== indigo ==
==> flow/design.v (excerpt) <==
module cordic 	(input op_mode,
		input [15:0] x_coordinate,
		input [15:0] y_coordinate,
		input [15:0] rotate_amount,
		input clock,
		input reset,
		output reg [15:0] x_or_phase_out,
		output reg [15:0] y_or_size_out
		);
Size in the first run: ~470 flip-flops, about 83 I/O pins.
Settings: LEC_CHECK=0, ABC_AREA=1, CAP_MARGIN=15, CORE_ASPECT_RATIO=1.81, CORE_MARGIN=2, CORE_UTILIZATION=58, CTS_CLUSTER_DIAMETER=196, GPL_ROUTABILITY_DRIVEN=1, MIN_ROUTING_LAYER=met1, SLEW_MARGIN=10; clock period 7.15 ns.
run.sh (not shown) runs the stock make flow with config.mk's settings and CLKGATE_MAP_FILE=.
indigo had finished all stages when the layout checks came back failing, citing negative setup slack.
Input changes introduced in garnet (baseline for comparison: indigo):
-- flow/config.mk --
<<< indigo, line 8
export ABC_AREA = 1
>>> garnet, line 8
export ABC_AREA = 0
<<< indigo, line 12
export CORE_UTILIZATION = 58
export CTS_CLUSTER_DIAMETER = 196
>>> garnet, line 12
export CORE_UTILIZATION = 16
export CTS_CLUSTER_DIAMETER = 92
<<< indigo, line 16
>>> garnet, line 16
export PLACE_DENSITY = 0.77
==> flow/constraint.sdc <==
create_clock -name core_clock -period 15.9 [get_ports {clock}]
set_input_delay 3.1800 -clock core_clock [delete_from_list [all_inputs] [get_ports {clock}]]
set_output_delay 3.1800 -clock core_clock [all_outputs]
set_load 0.01 [all_outputs]
--- outcome ---
indigo: all stages done; final checks FAILED (negative setup slack). garnet | stages: all done | timing, DRC, antenna: all pass. [garnet] count of nets after finishing fell 2262 relative to indigo. Number of diodes added for antenna fixing: garnet < indigo. Diff indigo -> garnet | placed instance count | up by a little under 10%. garnet ends up with lower total cell area reported by yosys after synthesis than indigo does. The die area of garnet exceeds that of indigo by about 250%. Number of vias per cell delta for garnet relative to indigo: 1.4 lower.
--- input diff garnet..onyx ---
==> flow/config.mk <==
export PLATFORM = sky130hd
export DESIGN_NAME = cordic
export DESIGN_NICKNAME = cordic
export VERILOG_FILES = /design/flow/design.v
export SDC_FILE = /design/flow/constraint.sdc
export NUM_CORES = 4
export LEC_CHECK = 0
export ABC_AREA = 1
export CAP_MARGIN = 20
export CORE_MARGIN = 2
export CORE_UTILIZATION = 70
export SLEW_MARGIN = 20
==> flow/constraint.sdc <==
create_clock -name core_clock -period 14.2 [get_ports {clock}]
set_input_delay 2.8400 -clock core_clock [delete_from_list [all_inputs] [get_ports {clock}]]
set_output_delay 2.8400 -clock core_clock [all_outputs]
set_load 0.01 [all_outputs]
[onyx] initial antenna violation count rose 2 relative to garnet. onyx vs garnet: final critical-path setup slack up. The cell type of the slowest stage on the worst timing path comes out a221oi_1 in one run and dfrtp_1 in the other, namely in garnet and onyx respectively. Between garnet and onyx, the flow reports count of placed standard cells in the final layout, fillers left out decreasing by more than 10%. Compared to garnet, onyx has post-synthesis compound-gate area fraction 8.8 points lower. onyx — mux share of post-synthesis cell area 5.3 points lower, garnet as reference. In the flow results for garnet and onyx, the critical path depth is larger on onyx. Taking onyx as 1.0, garnet lands at 0.839 on number of nets at floorplan. Summary: shortest period the worst path allows, onyx better than garnet.

* * *

v37:
Starting RTL as in the previous note.
Settings: LEC_CHECK=0, ABC_AREA=1, CAP_MARGIN=0, CORE_MARGIN=2, CORE_UTILIZATION=72, CTS_CLUSTER_DIAMETER=263, CTS_CLUSTER_SIZE=72, PLACE_DENSITY_LB_ADDON=0.01, SETUP_SLACK_MARGIN=1.14, SLEW_MARGIN=20; clock period 3.93 ns.
v37: aborted in 5_1_grt (tool error)
Edits applied to the flow inputs when going from v37 to v14:
- swapping 0 for 20 in CAP_MARGIN
- clearing PLACE_DENSITY_LB_ADDON, which used to be 0.01
- clearing SETUP_SLACK_MARGIN, which used to be 1.14
- swapping 72 for 29 in CORE_UTILIZATION
- clearing CTS_CLUSTER_SIZE, which used to be 72
- clearing CTS_CLUSTER_DIAMETER, which used to be 263
- swapping 3.93 for 13.8 in the clock period (ns, I/O delays scaled along)
--- outcome ---
v14 ran to completion and came out clean on the timing, DRC and antenna checks. Summary of v14 over v37: post-CTS setup-driven buffer insertion count went down; combined area of all synthesized cells ~0 delta. From v37 to v14 the numbers moved as follows: width of the die rose about 60%; chip footprint grew by 0.12 mm2.
### v14 -> v38
- CORE_UTILIZATION changed from 29 to 66
- MAX_ROUTING_LAYER newly set to met4
- the clock period (ns, I/O delays scaled along) changed from 13.8 to 10.8
Findings:
The layout from v38, despite a flow that completed every stage, fails the layout checks, with the failing checks listed as max-capacitance violations, max-slew violations, negative setup slack. Looking at final setup violation count, v38 sits 8 higher than v14 does. Looking at post-route cell area, v38 sits 0.0068 mm2 higher than v14 does. Compared to v14, v38 has wire length about 20% higher. Compared with v14, v38 shows a lower height of the die.
